==> design/flow/design.v <==
`timescale 1 ns / 1 ps
module ame_sobel_filter #(
    parameter LINE_DATA_BITS = 7,
    parameter COMP_DATA_BITS = 8
) (
    input logic clk_i,
    input logic rst_n_i,
    input  logic comp_init_i,
    output logic comp_done_o,
    input logic [5:0] [LINE_DATA_BITS-1:0] line_data_i,
    output logic [3:0] [3:0] [COMP_DATA_BITS-1:0] comp_data_o
);
typedef enum logic [2:0] {
    IDLE   = 3'b000,
    COMP_1 = 3'b001,
    COMP_2 = 3'b010,
    COMP_3 = 3'b011,
    COMP_4 = 3'b100,
    COMP_5 = 3'b101,
    COMP_6 = 3'b110
} state_t;
state_t ctl_sta;
logic [5:0] [1:0] [COMP_DATA_BITS-1:0] line_data;
logic [3:0] [3:0] [COMP_DATA_BITS-1:0] comp_data;
typedef enum logic {
    DATA_1 = 1'b0,
    DATA_2 = 1'b1
} comp_data_t;
generate
    for (genvar i = 0; i < 6; i++) begin: comp_block
        assign line_data[i][DATA_1] = line_data_i[i];
        assign line_data[i][DATA_2] = line_data_i[i] << 1;
    end
endgenerate
logic comp_done;
assign comp_done_o = comp_done;
assign comp_data_o = comp_data;
always_ff @(posedge clk_i or negedge rst_n_i)
begin
    if (!rst_n_i) begin
        ctl_sta <= IDLE;
        comp_done <= 'b0;
        comp_data <= 'b0;
    end else begin
        case (ctl_sta)
            IDLE:
                ctl_sta <= comp_init_i ? COMP_1 : ctl_sta;
            COMP_1:
                ctl_sta <= COMP_2;
            COMP_2:
                ctl_sta <= COMP_3;
            COMP_3:
                ctl_sta <= COMP_4;
            COMP_4:
                ctl_sta <= COMP_5;
            COMP_5:
                ctl_sta <= COMP_6;
            COMP_6:
                ctl_sta <= comp_init_i ? COMP_1 : IDLE;
            default:
                ctl_sta <= IDLE;
        endcase
        comp_done <= (ctl_sta == COMP_6);
        case (ctl_sta)
            IDLE:
                comp_data <= 'b0;
            COMP_1: begin
                comp_data[0][0] <= - line_data[0][DATA_1] - line_data[1][DATA_2] - line_data[2][DATA_1];
                comp_data[1][0] <= - line_data[1][DATA_1] - line_data[2][DATA_2] - line_data[3][DATA_1];
                comp_data[2][0] <= - line_data[2][DATA_1] - line_data[3][DATA_2] - line_data[4][DATA_1];
                comp_data[3][0] <= - line_data[3][DATA_1] - line_data[4][DATA_2] - line_data[5][DATA_1];
            end
            COMP_2: begin
                comp_data[0][1] <= - line_data[0][DATA_1] - line_data[1][DATA_2] - line_data[2][DATA_1];
                comp_data[1][1] <= - line_data[1][DATA_1] - line_data[2][DATA_2] - line_data[3][DATA_1];
                comp_data[2][1] <= - line_data[2][DATA_1] - line_data[3][DATA_2] - line_data[4][DATA_1];
                comp_data[3][1] <= - line_data[3][DATA_1] - line_data[4][DATA_2] - line_data[5][DATA_1];
            end
            COMP_3: begin
                comp_data[0][0] <= comp_data[0][0] + line_data[0][DATA_1] + line_data[1][DATA_2] + line_data[2][DATA_1];
                comp_data[1][0] <= comp_data[1][0] + line_data[1][DATA_1] + line_data[2][DATA_2] + line_data[3][DATA_1];
                comp_data[2][0] <= comp_data[2][0] + line_data[2][DATA_1] + line_data[3][DATA_2] + line_data[4][DATA_1];
                comp_data[3][0] <= comp_data[3][0] + line_data[3][DATA_1] + line_data[4][DATA_2] + line_data[5][DATA_1];
                comp_data[0][2] <= - line_data[0][DATA_1] - line_data[1][DATA_2] - line_data[2][DATA_1];
                comp_data[1][2] <= - line_data[1][DATA_1] - line_data[2][DATA_2] - line_data[3][DATA_1];
                comp_data[2][2] <= - line_data[2][DATA_1] - line_data[3][DATA_2] - line_data[4][DATA_1];
                comp_data[3][2] <= - line_data[3][DATA_1] - line_data[4][DATA_2] - line_data[5][DATA_1];
            end
            COMP_4: begin
                comp_data[0][1] <= comp_data[0][1] + line_data[0][DATA_1] + line_data[1][DATA_2] + line_data[2][DATA_1];
                comp_data[1][1] <= comp_data[1][1] + line_data[1][DATA_1] + line_data[2][DATA_2] + line_data[3][DATA_1];
                comp_data[2][1] <= comp_data[2][1] + line_data[2][DATA_1] + line_data[3][DATA_2] + line_data[4][DATA_1];
                comp_data[3][1] <= comp_data[3][1] + line_data[3][DATA_1] + line_data[4][DATA_2] + line_data[5][DATA_1];
                comp_data[0][3] <= - line_data[0][DATA_1] - line_data[1][DATA_2] - line_data[2][DATA_1];
                comp_data[1][3] <= - line_data[1][DATA_1] - line_data[2][DATA_2] - line_data[3][DATA_1];
                comp_data[2][3] <= - line_data[2][DATA_1] - line_data[3][DATA_2] - line_data[4][DATA_1];
                comp_data[3][3] <= - line_data[3][DATA_1] - line_data[4][DATA_2] - line_data[5][DATA_1];
            end
            COMP_5: begin
                comp_data[0][2] <= comp_data[0][2] + line_data[0][DATA_1] + line_data[1][DATA_2] + line_data[2][DATA_1];
                comp_data[1][2] <= comp_data[1][2] + line_data[1][DATA_1] + line_data[2][DATA_2] + line_data[3][DATA_1];
                comp_data[2][2] <= comp_data[2][2] + line_data[2][DATA_1] + line_data[3][DATA_2] + line_data[4][DATA_1];
                comp_data[3][2] <= comp_data[3][2] + line_data[3][DATA_1] + line_data[4][DATA_2] + line_data[5][DATA_1];
            end
            COMP_6: begin
                comp_data[0][3] <= comp_data[0][3] + line_data[0][DATA_1] + line_data[1][DATA_2] + line_data[2][DATA_1];
                comp_data[1][3] <= comp_data[1][3] + line_data[1][DATA_1] + line_data[2][DATA_2] + line_data[3][DATA_1];
                comp_data[2][3] <= comp_data[2][3] + line_data[2][DATA_1] + line_data[3][DATA_2] + line_data[4][DATA_1];
                comp_data[3][3] <= comp_data[3][3] + line_data[3][DATA_1] + line_data[4][DATA_2] + line_data[5][DATA_1];
            end
            default:
                comp_data <= 'b0;
        endcase
    end
end
endmodule
==> design/flow/run.sh <==
#!/bin/bash
# the make line also repeats each setting of config.mk as NAME=value (left out here)
make -C /OpenROAD-flow-scripts/flow DESIGN_CONFIG=/design/flow/config.mk WORK_HOME=/design/flow/orfs CLKGATE_MAP_FILE= finish
==> design/flow/config.mk <==
export PLATFORM = sky130hd
export DESIGN_NAME = ame_sobel_filter
export DESIGN_NICKNAME = ame_sobel_filter
export VERILOG_FILES = /design/flow/design.v
export SDC_FILE = /design/flow/constraint.sdc
export NUM_CORES = 4
export LEC_CHECK = 0
export ABC_AREA = 1
export CAP_MARGIN = 20
export CELL_PAD_IN_SITES_DETAIL_PLACEMENT = 2
export CORE_ASPECT_RATIO = 1.09
export CORE_MARGIN = 2
export CORE_UTILIZATION = 52
export CTS_CLUSTER_SIZE = 68
export GPL_ROUTABILITY_DRIVEN = 0
export GPL_TIMING_DRIVEN = 0
export HOLD_SLACK_MARGIN = -0.01
export MIN_ROUTING_LAYER = met1
export PLACE_DENSITY_LB_ADDON = 0.09
export SLEW_MARGIN = 10
export TNS_END_PERCENT = 45
==> design/flow/constraint.sdc <==
create_clock -name core_clock -period 2.4 [get_ports {clk_i}]
set_input_delay 0.4800 -clock core_clock [delete_from_list [all_inputs] [get_ports {clk_i}]]
set_output_delay 0.4800 -clock core_clock [all_outputs]
set_load 0.01 [all_outputs]
==> results of run 1 <==
stage by stage:
stage             setup slack, ns  cells
global placement            -5.52   2682
floorplan                  -0.382   2135
==> flow_metrics.tcl, run 1 <==
# metrics dict for downstream scripts
set metrics [dict create \
    error "[ERROR DPL-0033] detailed placement checks failed during check placement." \
    syn_area_mm2 0.0156 \
    yosys.area.top_type "dfrtp_1" \
    row_count 66 \
    ys_sh_xor_pct 0.754 \
    synth.distinct_cells 27 \
    core_mm2 0.0296 \
    aoi_share_pct 7.90 \
    synthTopCellsByCount "nand2_1 (682), inv_1 (389), fa_1 (158), ha_1 (136), dfrtp_1 (135)" \
    core_util_floorplan_pct 52.6 \
    top_cell "nand2_1" \
    ys_cells 2135 \
    die_h_um 185 \
    outcome "aborted with a tool error" \
    topCellsByArea "dfrtp_1 (22%), fa_1 (20%), nand2_1 (16%)" \
    ff_type "dfrtp_1" \
    ys_sh_mux_pct 0 \
    yosysChipArea_mm2 0.0156 \
    synth-async-reset-ratio_pct 100 \
    stop_stage "detailed placement" \
    numSynthFlops 136 \
    buffer_ports.inserted 173 \
    synth-edff-count 0 \
    postSynthSeqShare_pct 21.8 \
    die_x_um 170 \
    logic_family "adder cells" \
    simple_gate_area_share_pct 27.1 \
    dieArea_mm2 0.0314 \
    synth_warnings 1 \
    syn_avg_cell_area_um2 7.30 \
    ios 174 \
    adder_share_pct 31.2 \
    syn_inst 2135 \
    synth_top_area_share_pct 21.7 \
    fp_nets 2474 \
]
==> run 2: changes to the inputs <==
ABC_AREA = default   (was 1)
CAP_MARGIN = 30   (was 20)
CELL_PAD_IN_SITES_DETAIL_PLACEMENT = default   (was 2)
CORE_ASPECT_RATIO = 0.5   (was 1.09)
CORE_UTILIZATION = 56   (was 52)
CTS_CLUSTER_DIAMETER = 342   (was default)
CTS_CLUSTER_SIZE = 99   (was 68)
GPL_ROUTABILITY_DRIVEN = default   (was 0)
GPL_TIMING_DRIVEN = default   (was 0)
HOLD_SLACK_MARGIN = default   (was -0.01)
MIN_ROUTING_LAYER = default   (was met1)
PLACE_DENSITY_LB_ADDON = 0.19   (was 0.09)
SLEW_MARGIN = 20   (was 10)
TNS_END_PERCENT = 20   (was 45)
clock period = 5.0 ns   (was 2.4 ns; I/O delays follow)
==> flow_metrics.tcl, run 2 <==
# implementation run metrics
set metrics [dict create \
    areaGrowthSynthToFinish_pct 18.4 \
    synth-async-reset-ratio_pct 100 \
    crit_family "adder cells" \
    clock_latency_ns 0.46 \
    grt_pass1_vias 12600 \
    antennaDiodeCount 0 \
    place.gp.congestion 0.951 \
    ys_sh_mux_pct 0 \
    fp_nets 1811 \
    top_cell "inv_1" \
    cts.htree.levels 4 \
    clk-power_w 0.00131 \
    crit_path_end_kind "register" \
    cts_resized 0 \
    pg_seq_w 0.00200 \
    buffer_ports.inserted 173 \
    overflow 0 \
    vias_per_cell 6.08 \
    logic_family "adder cells" \
    synth_warnings 1 \
    layout.nets 1965 \
    stdcell_count 1983 \
    timing.final.crit_period_ns 4.20 \
    hold_buffers 0 \
    fin_hold_ws_ns 0.533 \
    vias 12100 \
    p_int_w 0.00539 \
    numSynthFlops 136 \
    required_ns 5.30 \
    worst_ep_arrival_time_ns 4.50 \
    vdd_drop_max_mv 0.314 \
    grt_max_degree 81 \
    hold_class "register to register" \
    dieArea_mm2 0.0267 \
    clock-root-buffer "clkbuf_16" \
    postSynthSeqShare_pct 24.0 \
    pwr-share-comb_pct 67.2 \
    fin_skew_ns 0.0144 \
    aoi_share_pct 20.9 \
    p_leak_nw 7.94 \
    startpoint "line_data_i[15]" \
    cts_tree "done" \
    ios 174 \
    routed_wl_um 43200 \
    cts_buffers 17 \
    grt_usage_pct 33.5 \
    maxSlewViolCount 0 \
    syn_inst 1472 \
    cp_common_cell "fa_1" \
    postCtsSetupRepairBufs 0 \
    dr.pass1.iters 5 \
    cap_violations 0 \
    path_cells "clkdlybuf4s50_1, inv_1, fa_1, inv_1, fa_1, ha_1, fa_1, a21o_1, a21oi_1, xnor2_1, a221oi_1, a32oi_1" \
    antenna_found_initial 0 \
    clock.fmax_mhz 238 \
    worstHoldStart "ctl_sta[0]$_DFF_PN1_" \
    power_leader "combinational logic" \
    final.setup.tns_ns 0 \
    drc 0 \
    yosys.area.top_type "dfrtp_1" \
    p_sw_share_pct 46.6 \
    core_mm2 0.0251 \
    setup_violations 0 \
    rr_endpoint "comp_data[54]$_DFFE_PN0N_" \
    syn_avg_cell_area_um2 9.66 \
    place_ws_ns 0.382 \
    ys_cells 1472 \
    dp_cells 1950 \
    worst_pin_slew_ns 0.990 \
    cts_buffer_depth 2 \
    stdcell_area_mm2 0.0168 \
    die_h_um 117 \
    ys_sh_xor_pct 6.08 \
    worstSetupEndpoint "comp_data[54]$_DFFE_PN0N_" \
    cp.depth 12 \
    synth_top_area_share_pct 23.8 \
    hold_depth 2 \
    die_x_um 229 \
    cp-start-kind "input pin" \
    ant_nets 0 \
    r2r-start "comp_data[48]$_DFFE_PN0N_" \
    whs_endpoint "ctl_sta[0]$_DFF_PN1_" \
    ff_type "dfrtp_1" \
    syn_area_mm2 0.0142 \
    critPathMaxStageDelay_ns 0.55 \
    rsz0062_at_grt "no" \
    grt_pass1_wl_um 67400 \
    outcome "complete, no violations" \
    timing.critical_path.buf_inv 3 \
    slowest_stage "clkdlybuf4s50_1" \
    adder_share_pct 34.2 \
    fin_ws_ns 0.801 \
    cts_sinks 136 \
    critPathKind "input pin to register" \
    slew_headroom_pct 34.0 \
    core_util_floorplan_pct 56.7 \
    r2r_cells 9 \
    comb-power_w 0.00678 \
    hpwl_um 32200 \
    p_per_area_mw_per_mm2 600 \
    power.switching_w 0.00470 \
    drt_iter0_drc 1077 \
    simple_gate_area_share_pct 6.27 \
    period_used_pct 84.0 \
    place_area_mm2 0.0162 \
    yosysChipArea_mm2 0.0142 \
    wl_per_cell_um 21.8 \
    row_count 41 \
    cp_max_fo 4 \
    synth-edff-count 0 \
    pwr-share-seq_pct 19.8 \
    power_frac_clock_pct 13.0 \
    clkTransAtPathRegs_ns 0.06 \
    hold_viol_final 0 \
    synth.distinct_cells 45 \
    synthTopCellsByCount "inv_1 (242), fa_1 (158), a21oi_1 (152), ha_1 (136), dfrtp_1 (135)" \
    topCellsByArea "dfrtp_1 (24%), fa_1 (22%), ha_1 (12%)" \
    tool_warnings 30 \
    rrSetupSlack_ns 1.95 \
]
[run 2: final cells by class]
class | count | area [um2]
clock buffers | 24 | 472
clock inverters | 8 | 98.8
fillers | 1966 | 8260
inverters | 243 | 912
multi-input cells | 1038 | 9610
flip-flops and latches | 136 | 3410
well taps | 344 | 430
repair buffers | 190 | 1900
[run 2: metrics by stage]
step	utilization [%]	power (W)
2_1_floorplan	-	0.00642
3_3_place_gp	64.7	0.00841
3_5_place_dp	64.8	0.00867
4_1_cts	67.0	0.0100
5_1_grt	67.1	0.0109
6_report	67.1	0.0101
[run 2: per-layer routing]
metal	GRT usage, %	routed length (um)
met1	43.1	17600
met2	57.1	21000
met3	7.35	3540
met4	11.2	1090
met5	0	0
==> run 3: changes to the inputs <==
CAP_MARGIN = 20   (was 30)
CORE_ASPECT_RATIO = default   (was 0.5)
CORE_UTILIZATION = 40   (was 56)
CTS_CLUSTER_DIAMETER = default   (was 342)
CTS_CLUSTER_SIZE = default   (was 99)
PLACE_DENSITY_LB_ADDON = default   (was 0.19)
TNS_END_PERCENT = default   (was 20)
clock period = 2.46 ns   (was 5.0 ns; I/O delays follow)
==> flow_metrics.tcl, run 3 <==
# implementation run metrics
set metrics [dict create \
    outcome "failed layout checks" \
    violations "negative setup slack" \
    synth_top_area_share_pct 23.8 \
    yosysChipArea_mm2 0.0142 \
    p_sw_share_pct 43.1 \
    routed_wl_um 50200 \
    ant_nets 0 \
    fin_hold_ws_ns 0.0144 \
    dr.pass1.iters 7 \
    regArea_mm2 0.00341 \
    fin_skew_ns 0.0145 \
    fin_ws_ns -0.562 \
    top_cell "inv_1" \
    drc 0 \
    pwr-share-comb_pct 76.0 \
    rr_endpoint "comp_data[54]$_DFFE_PN0N_" \
    synth_warnings 1 \
    hold_viol_final 0 \
    period_used_pct 123 \
    aoi_share_pct 20.9 \
    required_ns 2.73 \
    areaGrowthSynthToFinish_pct 56.4 \
    rsz0062_at_grt "yes" \
    grt_max_degree 65 \
    ios 174 \
    cts_sinks 136 \
    cp.depth 13 \
    fp_nets 1811 \
    overflow 0 \
    timing.critical_path.buf_inv 4 \
    rrSetupSlack_ns -0.23 \
    crit_family "adder cells" \
    slowest_stage "fa_2" \
    place.gp.congestion 0.872 \
    cp_max_fo 3 \
    cts_buffer_depth 2 \
    maxSlewViolCount 0 \
    cts.htree.levels 4 \
    layout.nets 2278 \
    cap_violations 0 \
    logic_family "adder cells" \
    cts_tree "done" \
    cp_common_cell "fa_2" \
    adder_share_pct 34.2 \
    crit_path_end_kind "register" \
    dieArea_mm2 0.0371 \
    p_int_w 0.0164 \
    clock-root-buffer "clkbuf_16" \
    die_x_um 192 \
    clock.fmax_mhz 331 \
    combGateArea_mm2 0.0120 \
    topCellsByArea "dfrtp_1 (24%), fa_1 (22%), ha_1 (12%)" \
    tool_warnings 33 \
    clk-power_w 0.00287 \
    clock_latency_ns 0.45 \
    worst_ep_arrival_time_ns 3.29 \
    synth-edff-count 0 \
    grt_pass1_wl_um 76500 \
    synth.distinct_cells 45 \
    synthTopCellsByCount "inv_1 (242), fa_1 (158), a21oi_1 (152), ha_1 (136), dfrtp_1 (135)" \
    die_h_um 192 \
    postSynthSeqShare_pct 24.0 \
    power_leader "combinational logic" \
    power_frac_clock_pct 10.0 \
    timing.final.crit_period_ns 3.02 \
    core_util_floorplan_pct 40.3 \
    hold_buffers 0 \
    syn_inst 1472 \
    row_count 69 \
    hold_class "input pin to asynchronous set/reset pin" \
    grt_pass1_vias 13400 \
    syn_avg_cell_area_um2 9.66 \
    critPathMaxStageDelay_ns 0.58 \
    hpwl_um 36200 \
    pg_seq_w 0.00401 \
    vias 12900 \
    r2r_cells 9 \
    clkTransAtPathRegs_ns 0.06 \
    ff_type "dfrtp_1" \
    slew_headroom_pct 37.5 \
    vdd_drop_max_mv 0.613 \
    setup_violations 80 \
    p_per_area_mw_per_mm2 1290 \
    cp-start-kind "input pin" \
    pwr-share-seq_pct 14.0 \
    path_cells "buf_6, clkinvlp_4, buf_6, fa_2, inv_4, fa_2, ha_4, fa_2, a21o_1, a21oi_2, xnor2_1, a221oi_1, a32oi_1" \
    core_mm2 0.0353 \
    cts_buffers 17 \
    vias_per_cell 5.33 \
    yosys.area.top_type "dfrtp_1" \
    ys_sh_xor_pct 6.08 \
    fillers 2730 \
    numSynthFlops 136 \
    antennaDiodeCount 0 \
    worstSetupEndpoint "comp_data[54]$_DFFE_PN0N_" \
    antenna_found_initial 0 \
    simple_gate_area_share_pct 6.27 \
    synth-async-reset-ratio_pct 100 \
    power.switching_w 0.0124 \
    comb-power_w 0.0219 \
    wl_per_cell_um 20.8 \
    p_leak_nw 9.72 \
    r2r-start "comp_data[48]$_DFFE_PN0N_" \
    syn_area_mm2 0.0142 \
    ys_sh_mux_pct 0 \
    grt_usage_pct 27.4 \
    worst_pin_slew_ns 0.935 \
    fin_util_pct 62.9 \
    buffer_ports.inserted 173 \
    drt_iter0_drc 795 \
    ys_cells 1472 \
    critPathKind "input pin to register" \
    startpoint "line_data_i[23]" \
]
[run 3: per-stage QoR]
step / setup TNS, ns / instance area [um2] / std cells / power [W] / setup WS [ns]
2_1_floorplan: -25.35 / 15200 / 1472 / 0.0149 / -0.593
3_3_place_gp: -115.31 / 19200 / 2299 / 0.0211 / -1.47
3_5_place_dp: -117.62 / 19200 / 2299 / 0.0216 / -1.52
4_1_cts: -21.59 / 21400 / 2386 / 0.0267 / -0.540
5_1_grt: -31.96 / 22200 / 2413 / 0.0310 / -0.659
6_report: -26.32 / 22200 / 2413 / 0.0287 / -0.562
[run 3: final cells by class]
| class | instances | share of cell area (%) |
|---|---|---|
| flip-flops and latches | 136 | 15.3 |
| clock inverters | 12 | 0.788 |
| multi-input cells | 1038 | 53.8 |
| repair buffers | 503 | 21.0 |
| well taps | 461 | 2.60 |
| clock buffers | 20 | 2.01 |
| inverters | 243 | 4.44 |
[run 3: layer usage]
layer	part of all wire, %	vias to the layer above	track usage [%]
met5	0	-	0
met2	49	389	45.2
met4	2.6	0	8.19
met1	43	6442	37.3
met3	5.3	71	3.89
li1	-	5949	-
[run 3: what timing repair did]
action	CTS	global route
resized	351	131
setup endpoints to repair	97	80
setup buffers	57	36
pin swaps	236	190
==> run 4: changes to the inputs <==
CORE_ASPECT_RATIO = 1.88   (was default)
CORE_UTILIZATION = 65   (was 40)
CTS_CLUSTER_DIAMETER = 356   (was default)
GPL_ROUTABILITY_DRIVEN = 0   (was default)
GPL_TIMING_DRIVEN = 0   (was default)
PLACE_DENSITY_LB_ADDON = 0.02   (was default)
SETUP_SLACK_MARGIN = 1.64   (was default)
clock period = 7.68 ns   (was 2.46 ns; I/O delays follow)
==> flow_metrics.tcl, run 4 <==
# implementation run metrics
set metrics [dict create \
    critPathMaxStageDelay_ns 0.92 \
    clkTransAtPathRegs_ns 0.06 \
    antennaDiodeCount 0 \
    cp-start-kind "input pin" \
    hpwl_um 38900 \
    crit_path_end_kind "register" \
    areaGrowthSynthToFinish_pct 19.2 \
    cts_buffers 17 \
    comb-power_w 0.00461 \
    fillers 1509 \
    grt_pass1_vias 13600 \
    hold_viol_final 0 \
    cts_resized 0 \
    cp_common_cell "fa_1" \
    power.switching_w 0.00326 \
    synth.distinct_cells 45 \
    wl_per_cell_um 27.4 \
    clock.fmax_mhz 187 \
    numSynthFlops 136 \
    path_cells "clkdlybuf4s50_1, inv_1, fa_1, inv_1, fa_1, ha_1, fa_1, a21o_1, a21oi_1, xnor2_1, a221oi_1, a32oi_1" \
    hold_buffers 0 \
    power_leader "combinational logic" \
    grt_usage_pct 47.3 \
    fin_hold_ws_ns 0.399 \
    p_total_w 0.00683 \
    rr_endpoint "comp_data[54]$_DFFE_PN0N_" \
    fp_nets 1811 \
    place_area_mm2 0.0163 \
    stdcell_area_mm2 0.0169 \
    ys_cells 1472 \
    logic_family "adder cells" \
    die_h_um 207 \
    crit_family "adder cells" \
    topCellsByArea "dfrtp_1 (24%), fa_1 (22%), ha_1 (12%)" \
    rrSetupSlack_ns 4.46 \
    pwr-share-seq_pct 19.0 \
    fin_skew_ns 0.00964 \
    ys_sh_xor_pct 6.08 \
    p_leak_nw 8.00 \
    worstHoldStart "ctl_sta[5]$_DFF_PN0_" \
    grt_max_degree 82 \
    p_per_area_mw_per_mm2 403 \
    critPathKind "input pin to register" \
    required_ns 7.97 \
    r2r-start "comp_data[48]$_DFFE_PN0N_" \
    timing.final.crit_period_ns 5.35 \
    hold_class "register to register" \
    dieArea_mm2 0.0231 \
    slowest_stage "clkdlybuf4s50_1" \
    synthTopCellsByCount "inv_1 (242), fa_1 (158), a21oi_1 (152), ha_1 (136), dfrtp_1 (135)" \
    whs_endpoint "ctl_sta[3]$_DFF_PN0_" \
    worst_pin_slew_ns 1.20 \
    cts_sinks 136 \
    maxSlewViolCount 0 \
    pg_seq_w 0.00130 \
    worstSetupEndpoint "comp_data[54]$_DFFE_PN0N_" \
    pwr-share-comb_pct 67.5 \
    slew_headroom_pct 19.7 \
    cap_violations 0 \
    top_cell "inv_1" \
    vias_per_cell 6.78 \
    timing.critical_path.buf_inv 3 \
    overflow 0 \
    ios 174 \
    tool_warnings 30 \
    cp_max_fo 10 \
    period_used_pct 69.7 \
    layout.nets 2004 \
    vias 13200 \
    synth-edff-count 0 \
    startpoint "line_data_i[14]" \
    aoi_share_pct 20.9 \
    yosys.area.top_type "dfrtp_1" \
    worst_ep_arrival_time_ns 5.64 \
    outcome "complete, no violations" \
    simple_gate_area_share_pct 6.27 \
    die_x_um 112 \
    drc 0 \
    synth_top_area_share_pct 23.8 \
    core_util_floorplan_pct 65.9 \
    grt_pass1_wl_um 79000 \
    routed_wl_um 53200 \
    syn_avg_cell_area_um2 9.66 \
    p_int_w 0.00357 \
    antenna_found_initial 0 \
    syn_area_mm2 0.0142 \
    synth_warnings 1 \
    cts_buffer_depth 2 \
    hold_depth 0 \
    row_count 74 \
    setup_violations 0 \
    ff_type "dfrtp_1" \
    rsz0062_at_grt "no" \
    syn_inst 1472 \
    cts.htree.levels 4 \
    postCtsSetupRepairBufs 0 \
    clk-power_w 0.000919 \
    cp.depth 12 \
    ys_sh_mux_pct 0 \
    power_frac_clock_pct 13.5 \
    yosysChipArea_mm2 0.0142 \
    drt_iter0_drc 1511 \
    dr.pass1.iters 10 \
    postSynthSeqShare_pct 24.0 \
    clock-root-buffer "clkbuf_16" \
    buffer_ports.inserted 173 \
    core_mm2 0.0216 \
    p_sw_share_pct 47.7 \
    adder_share_pct 34.2 \
    cts_tree "done" \
    clock_latency_ns 0.47 \
    synth-async-reset-ratio_pct 100 \
    r2r_cells 9 \
    ant_nets 0 \
    vdd_drop_max_mv 0.255 \
]
==> run 4: metrics by stage <==
stage / utilization (%) / std cells / worst slack [ns] / TNS (ns)
floorplan: - / 1472 / 3.37 / 0
global placement: 75.4 / 1911 / -0.838 / -110.66
detailed placement: 75.6 / 1912 / 1.96 / 0
CTS: 78.5 / 1944 / 2.38 / 0
global route: 78.5 / 1944 / 2.16 / 0
finish: 78.5 / 1944 / 2.33 / 0
==> run 4: cell type report <==
cell class | instances | area, um2 | area share, %
multi-input combinational | 1038 | 9600 | 56.6
sequential | 136 | 3400 | 20.1
timing repair buffer | 174 | 1760 | 10.4
inverter | 243 | 912 | 5.38
clock buffer | 18 | 429 | 2.53
tap | 266 | 333 | 1.96
buffer | 55 | 302 | 1.78
clock inverter | 14 | 199 | 1.17
==> run 4: per-layer routing <==
metal | routed length [um] | vias to the layer above | global-route usage, %
met3 | 5870 | 366 | 14.7
met4 | 5820 | 0 | 42.6
met1 | 16200 | 6367 | 49.3
li1 | - | 5419 | -
met5 | 0 | - | 0
met2 | 25300 | 1032 | 76.3
==> run 5: changes to the inputs <==
CELL_PAD_IN_SITES_DETAIL_PLACEMENT = 2   (was default)
CORE_ASPECT_RATIO = default   (was 1.88)
CORE_MARGIN = 3   (was 2)
CORE_UTILIZATION = 40   (was 65)
CTS_CLUSTER_DIAMETER = default   (was 356)
GPL_ROUTABILITY_DRIVEN = default   (was 0)
GPL_TIMING_DRIVEN = default   (was 0)
PLACE_DENSITY_LB_ADDON = default   (was 0.02)
SETUP_SLACK_MARGIN = default   (was 1.64)
clock period = 5.0 ns   (was 7.68 ns; I/O delays follow)
==> flow_metrics.tcl, run 5 <==
# implementation run metrics
set metrics [dict create \
    clock-root-buffer "clkbuf_16" \
    core_util_floorplan_pct 40.8 \
    timing.final.crit_period_ns 4.74 \
    fin_hold_ws_ns 0.561 \
    crit_family "AND-OR/OR-AND gates" \
    hpwl_um 49000 \
    hold_buffers 0 \
    cp.depth 11 \
    p_per_area_mw_per_mm2 710 \
    r2r_cells 9 \
    whs_endpoint "ctl_sta[0]$_DFF_PN1_" \
    wl_per_cell_um 35.7 \
    die_x_um 194 \
    cts_sinks 136 \
    clkTransAtPathRegs_ns 0.07 \
    r2r-start "comp_data[48]$_DFFE_PN0N_" \
    setup_violations 0 \
    buffer_ports.inserted 173 \
    numSynthFlops 136 \
    areaGrowthSynthToFinish_pct 19.5 \
    synth-edff-count 0 \
    crit_path_end_kind "register" \
    outcome "complete, no violations" \
    yosysChipArea_mm2 0.0142 \
    startpoint "line_data_i[24]" \
    syn_avg_cell_area_um2 9.66 \
    grt_usage_pct 39.3 \
    clk-power_w 0.00143 \
    clock_latency_ns 0.47 \
    ff_type "dfrtp_1" \
    syn_inst 1472 \
    timing.critical_path.buf_inv 3 \
    yosys.area.top_type "dfrtp_1" \
    p_leak_nw 7.95 \
    place_area_mm2 0.0164 \
    postSynthSeqShare_pct 24.0 \
    place.gp.congestion 0.907 \
    pg_seq_w 0.00216 \
    power.switching_w 0.00640 \
    critPathKind "input pin to register" \
    logic_family "adder cells" \
    power_frac_clock_pct 11.8 \
    maxSlewViolCount 0 \
    top_cell "inv_1" \
    cp-start-kind "input pin" \
    ant_nets 0 \
    ys_cells 1472 \
    drc 0 \
    rsz0062_at_grt "no" \
    overflow 0 \
    vdd_drop_max_mv 0.248 \
    hold_depth 2 \
    cts.htree.levels 4 \
    core_mm2 0.0348 \
    cts_resized 0 \
    pwr-share-seq_pct 17.9 \
    p_sw_share_pct 53.1 \
    worstSetupEndpoint "comp_data[47]$_DFFE_PN0N_" \
    row_count 68 \
    vias 13800 \
    routed_wl_um 74800 \
    worstHoldStart "ctl_sta[0]$_DFF_PN1_" \
    antennaDiodeCount 0 \
    adder_share_pct 34.2 \
    layout.nets 1965 \
    cts_buffers 17 \
    grt_max_degree 72 \
    worst_pin_slew_ns 1.09 \
    topCellsByArea "dfrtp_1 (24%), fa_1 (22%), ha_1 (12%)" \
    ys_sh_xor_pct 6.08 \
    cts_buffer_depth 2 \
    synth-async-reset-ratio_pct 100 \
    synth.distinct_cells 45 \
    synthTopCellsByCount "inv_1 (242), fa_1 (158), a21oi_1 (152), ha_1 (136), dfrtp_1 (135)" \
    postCtsSetupRepairBufs 0 \
    cap_violations 0 \
    final.setup.tns_ns 0 \
    fin_skew_ns 0.0137 \
    ys_sh_mux_pct 0 \
    hold_class "register to register" \
    tool_warnings 30 \
    drt_iter0_drc 1348 \
    required_ns 5.38 \
    rr_endpoint "comp_data[54]$_DFFE_PN0N_" \
    die_h_um 194 \
    dieArea_mm2 0.0378 \
    grt_pass1_wl_um 110000 \
    rrSetupSlack_ns 1.54 \
    stdcell_area_mm2 0.0170 \
    combGateArea_mm2 0.00961 \
    cts_tree "done" \
    antenna_found_initial 1 \
    simple_gate_area_share_pct 6.27 \
    worst_ep_arrival_time_ns 5.12 \
    path_cells "clkdlybuf4s50_1, inv_1, fa_1, fa_1, inv_1, ha_1, a211oi_1, o21bai_1, a2111o_1, o211a_1, a21oi_1" \
    vias_per_cell 6.61 \
    aoi_share_pct 20.9 \
    synth_top_area_share_pct 23.8 \
    ios 174 \
    comb-power_w 0.00847 \
    cp_max_fo 5 \
    slowest_stage "fa_1" \
    period_used_pct 94.8 \
    power_leader "combinational logic" \
    fp_nets 1811 \
    p_int_w 0.00566 \
    regArea_mm2 0.00341 \
    hold_viol_final 0 \
    pwr-share-comb_pct 70.2 \
    dr.pass1.iters 5 \
    clock.fmax_mhz 211 \
    syn_area_mm2 0.0142 \
    synth_warnings 1 \
    slew_headroom_pct 27.5 \
    grt_pass1_vias 16000 \
    fillers 3604 \
    critPathMaxStageDelay_ns 0.65 \
]
==> run 5: metal layers <==
metal | track usage, % | routed length (um) | up-vias
met5 | 0 | 9 | -
met1 | 46.5 | 28000 | 7190
met4 | 24.7 | 5460 | 2
met3 | 9.72 | 6250 | 364
li1 | - | - | 5313
met2 | 64.1 | 35100 | 968
==> run 5: final cells by class <==
type	instances	share of cell area (%)
Clock inverter	11	0.855
Multi-Input combinational cell	1038	56.6
Timing Repair Buffer	190	11.0
Tap cell	455	3.35
Clock buffer	21	2.77
Inverter	243	5.37
Sequential cell	136	20.1
==> run 5: through the flow <==
stage	utilization, %	power, W	worst slack, ns	std cells
after floorplan	-	0.00642	1.23	1472
after global placement	47.0	0.00856	0.488	2062
after detailed placement	47.0	0.00961	0.0224	2062
after CTS	48.8	0.0118	0.367	2094
after global routing	48.8	0.0125	0.208	2094
final	48.8	0.0121	0.259	2094
==> run 6: changes to the inputs <==
CELL_PAD_IN_SITES_DETAIL_PLACEMENT = default   (was 2)
CORE_MARGIN = 2   (was 3)
CORE_UTILIZATION = 68   (was 40)
SETUP_SLACK_MARGIN = 1.01   (was default)
clock period = 3.46 ns   (was 5.0 ns; I/O delays follow)
==> flow_metrics.tcl, run 6 <==
# metrics dict for downstream scripts
set metrics [dict create \
    outcome "aborted with a tool error" \
    stop_stage "clock tree synthesis" \
    error "[ERROR DPL-0038] Utilization greater than 100%, impossible to legalize" \
    synth.distinct_cells 45 \
    synthTopCellsByCount "inv_1 (242), fa_1 (158), a21oi_1 (152), ha_1 (136), dfrtp_1 (135)" \
    dieArea_mm2 0.0221 \
    ys_sh_mux_pct 0 \
    synth_warnings 1 \
    synth_top_area_share_pct 23.8 \
    die_h_um 149 \
    postSynthSeqShare_pct 24.0 \
    ff_type "dfrtp_1" \
    synth-edff-count 0 \
    core_util_floorplan_pct 69.8 \
    syn_avg_cell_area_um2 9.66 \
    row_count 52 \
    syn_inst 1472 \
    fp_nets 1811 \
    ys_cells 1472 \
    ios 174 \
    place_ws_ns -0.727 \
    yosys.area.top_type "dfrtp_1" \
    syn_area_mm2 0.0142 \
    logic_family "adder cells" \
    aoi_share_pct 20.9 \
    ys_sh_xor_pct 6.08 \
    top_cell "inv_1" \
    yosysChipArea_mm2 0.0142 \
    die_x_um 149 \
    synth-async-reset-ratio_pct 100 \
    topCellsByArea "dfrtp_1 (24%), fa_1 (22%), ha_1 (12%)" \
    numSynthFlops 136 \
    simple_gate_area_share_pct 6.27 \
    hpwl_um 40400 \
    core_mm2 0.0204 \
    adder_share_pct 34.2 \
    place.gp.congestion 0.935 \
    buffer_ports.inserted 173 \
]
[run 6: per-stage QoR]
| step | cells | total power, W | instance area, um2 | utilization [%] |
|---|---|---|---|---|
| after floorplan | 1472 | 0.0107 | 15300 | - |
| after global placement | 2080 | 0.0148 | 18800 | 92.1 |
| after detailed placement | 2081 | 0.0160 | 18800 | 92.2 |
==> run 7: changes to the inputs <==
CELL_PAD_IN_SITES_DETAIL_PLACEMENT = 2   (was default)
CORE_MARGIN = 3   (was 2)
CORE_UTILIZATION = 40   (was 68)
GPL_TIMING_DRIVEN = 0   (was default)
HOLD_SLACK_MARGIN = -0.01   (was default)
SETUP_SLACK_MARGIN = default   (was 1.01)
SLEW_MARGIN = 10   (was 20)
clock period = 2.4 ns   (was 3.46 ns; I/O delays follow)
==> flow_metrics.tcl, run 7 <==
# metrics dict for downstream scripts
set metrics [dict create \
    synth_top_area_share_pct 23.8 \
    fp_nets 1811 \
    synth.distinct_cells 45 \
    ys_cells 1472 \
    simple_gate_area_share_pct 6.27 \
    syn_inst 1472 \
    topCellsByArea "dfrtp_1 (24%), fa_1 (22%), ha_1 (12%)" \
    core_util_floorplan_pct 40.8 \
    place_area_mm2 0.0175 \
    synthTopCellsByCount "inv_1 (242), fa_1 (158), a21oi_1 (152), ha_1 (136), dfrtp_1 (135)" \
    die_x_um 194 \
    place.gp.congestion 0.901 \
    die_h_um 194 \
    logic_family "adder cells" \
    yosys.area.top_type "dfrtp_1" \
    numSynthFlops 136 \
    dieArea_mm2 0.0378 \
    core_mm2 0.0348 \
    ys_sh_mux_pct 0 \
    syn_area_mm2 0.0142 \
    error "[ERROR DPL-0033] detailed placement checks failed during check placement." \
    hpwl_um 56400 \
    adder_share_pct 34.2 \
    syn_avg_cell_area_um2 9.66 \
    dp_cells 2102 \
    postSynthSeqShare_pct 24.0 \
    yosysChipArea_mm2 0.0142 \
    top_cell "inv_1" \
    synth-edff-count 0 \
    synth-async-reset-ratio_pct 100 \
    aoi_share_pct 20.9 \
    stop_stage "clock tree synthesis" \
    ios 174 \
    ff_type "dfrtp_1" \
    synth_warnings 1 \
    outcome "aborted with a tool error" \
    row_count 68 \
    buffer_ports.inserted 173 \
    ys_sh_xor_pct 6.08 \
]
-- run 7: per-stage QoR --
stage / utilization [%] / setup slack, ns / hold WS (ns)
after detailed placement: 50.3 / -2.34 / 0.395
after floorplan: - / -0.641 / 0.184
after global placement: 50.2 / -5.49 / 0.373
==> run 8: changes to the inputs <==
CELL_PAD_IN_SITES_DETAIL_PLACEMENT = default   (was 2)
CELL_PAD_IN_SITES_GLOBAL_PLACEMENT = 1   (was default)
CORE_ASPECT_RATIO = 1.63   (was default)
CORE_MARGIN = 9   (was 3)
CORE_UTILIZATION = 71   (was 40)
GPL_ROUTABILITY_DRIVEN = 1   (was default)
HOLD_SLACK_MARGIN = default   (was -0.01)
MAX_ROUTING_LAYER = met4   (was default)
PLACE_DENSITY = 0.36   (was default)
SETUP_SLACK_MARGIN = -0.42   (was default)
SLEW_MARGIN = 15   (was 10)
clock period = 4.44 ns   (was 2.4 ns; I/O delays follow)
==> flow_metrics.tcl, run 8 <==
# metrics dict for downstream scripts
set metrics [dict create \
    ys_sh_mux_pct 0 \
    ios 174 \
    synth_warnings 1 \
    ys_cells 1472 \
    topCellsByArea "dfrtp_1 (24%), fa_1 (22%), ha_1 (12%)" \
    yosysChipArea_mm2 0.0142 \
    adder_share_pct 34.2 \
    core_util_floorplan_pct 72.8 \
    ff_type "dfrtp_1" \
    aoi_share_pct 20.9 \
    dieArea_mm2 0.0256 \
    syn_inst 1472 \
    outcome "aborted with a tool error" \
    core_mm2 0.0195 \
    synthTopCellsByCount "inv_1 (242), fa_1 (158), a21oi_1 (152), ha_1 (136), dfrtp_1 (135)" \
    syn_area_mm2 0.0142 \
    ys_sh_xor_pct 6.08 \
    synth_top_area_share_pct 23.8 \
    synth-edff-count 0 \
    synth.distinct_cells 45 \
    top_cell "inv_1" \
    error "[ERROR GPL-0301] Utilization 111.427 % exceeds 100%." \
    synth-async-reset-ratio_pct 100 \
    die_x_um 129 \
    die_h_um 199 \
    numSynthFlops 136 \
    postSynthSeqShare_pct 24.0 \
    logic_family "adder cells" \
    fp_nets 1811 \
    syn_avg_cell_area_um2 9.66 \
    row_count 65 \
    simple_gate_area_share_pct 6.27 \
    yosys.area.top_type "dfrtp_1" \
    stop_stage "global placement" \
]
Power and IR drop assume default switching activity.
